Setup of red:
## adc_3008
module adc_3008(clk, rst, cs, mosi, sck, miso, start, seg0, seg1, seg2, seg3, seg4, seg5);
Settings: LEC_CHECK=0, CAP_MARGIN=20, CORE_ASPECT_RATIO=1.92, CORE_MARGIN=8, CORE_UTILIZATION=40, GPL_ROUTABILITY_DRIVEN=0, HOLD_SLACK_MARGIN=-0.04, SLEW_MARGIN=20; clock period 20.0 ns.
run.sh (not shown) runs the stock make flow with config.mk's settings and CLKGATE_MAP_FILE=.
red completed; timing, DRC and antenna clean
#### Input delta (blue over red)
Settings: GPL_ROUTABILITY_DRIVEN no longer set, was 0; GPL_TIMING_DRIVEN now 0, previously not set; CORE_ASPECT_RATIO now 0.59, was 1.92; CORE_MARGIN now 2, was 8; HOLD_SLACK_MARGIN now 0.18, was -0.04.
### Flow results
Max actual slew at the worst max-slew pin across red and blue: red. The core occupancy in the finished layout of blue exceeds that of red by 1.0 points. Between red and blue, the part of the cycle the worst path needs figures differ only marginally. Taking red as the reference, in blue inserted tap cell count climbed 27; number of vias after detailed routing climbed about 2.6%. Route | blue vs red | wire shorter in blue.
--- input diff blue..green ---
Settings: an added TNS_END_PERCENT of 100; a deleted HOLD_SLACK_MARGIN that had been 0.18; a deleted GPL_TIMING_DRIVEN that had been 0; a change of CORE_UTILIZATION from 40 to 44; an added CTS_CLUSTER_DIAMETER of 228; an added CTS_CLUSTER_SIZE of 95; a change of CORE_ASPECT_RATIO from 0.59 to 1.88.
Notes after the runs:
green vs blue — tally of buffers added on design ports rose 2.1%. The pin slew with the least headroom to its limit of green is lower than that of blue. In terms of wire length of the first global-routing pass, blue and green differ only marginally. What blue reported for number of global-route vias before repair has to be multiplied by 1.09 to get the figure for green. Summary of green over blue: die boundary height higher, worst setup slack shrank by 0.029 ns, worst hold-check slack fell 0.031 ns. Of the two values seen for cell with the biggest individual delay on the critical path, sky130_fd_sc_hd__nor3_1 was produced by blue and sky130_fd_sc_hd__o311ai_0 by green.
Inputs modified between green and orange:
Settings: changing CORE_UTILIZATION from 44 to 55; changing CTS_CLUSTER_SIZE from 95 to 93; setting ABC_AREA to 1 for the first time; changing CTS_CLUSTER_DIAMETER from 228 to 295; setting HOLD_SLACK_MARGIN to -0.1 for the first time; changing CORE_ASPECT_RATIO from 1.88 to 0.5; changing TNS_END_PERCENT from 100 to 15.
--- outcome ---
- Changes observed in orange relative to green: vias per cell now smaller, fraction of standard cell area in multi-input logic lost 4.4 points, worst setup slack +2.26 ns, basic-gate share of the synthesized area counting and, or, nand and nor cells rose by 10 points.
- Of green and orange, green shows the lower combinational power share, with orange above it.
- Reported combinational group power in orange is about 17% higher than in green

* * *

== fjord ==
adc_3008 again, from the RTL that the note above started with.
// adc_3008
module adc_3008(clk, rst, cs, mosi, sck, miso, start, seg0, seg1, seg2, seg3, seg4, seg5); 
input clk, rst;
input miso;
input start;
output reg cs;
output reg mosi, sck;
output [7:0] seg0, seg1, seg2, seg3, seg4, seg5;
reg [2:0] state;     
reg [7:0] cnt_clk;   
reg [4:0] cnt_sck;   
reg [3:0] cnt_bit;   
reg [2:0] cnt_byte; 
reg rd_sig;          
reg [10:0] data_reg; 
reg [9:0] data_out;  
reg send_data_sig;   
reg [31:0] cnt;      
reg start_sig;       
wire [3:0] unit;
wire [3:0] ten; 
wire [3:0] hun; 
wire [3:0] thou; 
wire [3:0] ten_thou;
wire [3:0] hun_thou;
wire [19:0] data_bcd;
wire [19:0] data_bcd_vol;
assign data_bcd = {10'b0, data_out};
assign data_bcd_vol = (data_bcd*20'd479)/20'd1023;
parameter [2:0] INTIAL = 3'd0,
                WAIT_START = 3'd1,
                WRITE = 3'd2,
		READ = 3'd3,
		WAIT_END = 3'd4,
		END = 3'd5;
parameter WR_IN = 11'b000001_10010;
parameter cnt_clk_max = 8'd219;
parameter cnt_max = 32'd1_999;
always@(posedge clk or posedge rst)
if (rst)
cnt <= 32'd0;
else if (cnt == cnt_max)
cnt <= 32'd0;
else if (start == 1'b1)
cnt <= cnt + 1'b1;
always@(posedge clk or posedge rst)
if (rst)
start_sig <= 1'b0;
else if (start == 1'b1 && cnt == cnt_max)  
start_sig <= 1'b1;
else 
start_sig <= 1'b0;
always@(posedge clk or posedge rst)
if (rst)
state <= INTIAL;
else 
case(state)
INTIAL: if (start_sig == 1'b1)
        state <= WAIT_START;
		  else 
		  state <= INTIAL;
WAIT_START: if (cnt_byte == 3'd0 && cnt_clk == cnt_clk_max)
            state <= WRITE;
            else 
            state <= WAIT_START;			
WRITE: if (cnt_byte == 3'd1 && cnt_clk == cnt_clk_max)
       state <= READ;
	   else 
  ...
clock: 10.1 ns
lec_check: 0
abc_area: 1
cap_margin: 20
core_margin: 2
core_utilization: 72
cts_cluster_diameter: 27
cts_cluster_size: 72
gpl_routability_driven: 0
max_routing_layer: met4
place_density_lb_addon: 0.01
setup_slack_margin: 0.65
slew_margin: 20
Although it ran to completion, fjord produced a layout that fails the final checks because of setup timing.
What garnet does differently from fjord at the input level:
- changing PLACE_DENSITY_LB_ADDON from 0.01 to 0.28
- changing SETUP_SLACK_MARGIN from 0.65 to -0.52
- removing GPL_ROUTABILITY_DRIVEN (formerly 0)
- removing MAX_ROUTING_LAYER (formerly met4)
- changing CTS_CLUSTER_DIAMETER from 27 to 351
- changing the clock period (ns, I/O delays scaled along) from 10.1 to 8.6
--- outcome ---
garnet: GRT-0232 in 5_1_grt -> run aborted. Looking at setup slack at placement across garnet and fjord, the one that comes out higher is fjord. | half-perimeter wire length after placement | lower: fjord |. Diff garnet..fjord | summed standard-cell area reported by yosys | unchanged. As far as H-tree depth reported by CTS goes, fjord and garnet are indistinguishable; the numbers are identical.
### garnet -> juniper
- PLACE_DENSITY_LB_ADDON: 0.28 -> unset
- CORE_UTILIZATION: 72 -> 9
- ABC_AREA: 1 -> unset
- CTS_CLUSTER_DIAMETER: 351 -> unset
- CTS_CLUSTER_SIZE: 72 -> unset
- SETUP_SLACK_MARGIN: -0.52 -> unset
- the clock period (ns, I/O delays scaled along): 8.6 -> 31.8
juniper finished end to end and its layout was clean on timing, DRC and antenna. Taking garnet as 1.0, juniper lands at 8.1 on placeable core region. On post-synthesis compound-gate area fraction, the lower figure sits with garnet, not juniper. Per the comparison of juniper with garnet, post-synthesis area per instance increased 21%; area share of fa/ha/maj cells after synthesis was more or less identical. Compared with garnet, cell count after synthesis in juniper decreased by more than 10%. In juniper, total die area is higher than in garnet. In the metrics for garnet and juniper, the one carrying the lower mapped cell area is garnet. Comparing juniper with garnet, the sequential cell area fraction in the yosys report came out essentially unchanged. Going from garnet to juniper, y dimension of the die grew by more than 100%. The lower half-perimeter wire length after detailed placement of garnet and juniper is in juniper.
Relative to juniper, the following input files were edited for ember:
- setting ABC_AREA to 1 for the first time
- changing CORE_UTILIZATION from 9 to 64
- changing the clock period (ns, I/O delays scaled along) from 31.8 to 7.6
[summary]
ember -> stages 100% | layout checks FAIL | setup timing. Diff juniper -> ember: number of antenna repair diodes now sits lower, non-clock buffer count rose by 244. The run showing the smaller initial antenna violation count is ember. Data arrival time of the critical path: ember lower than juniper.
No activity file was given, so power comes from the tool's default toggle rates.
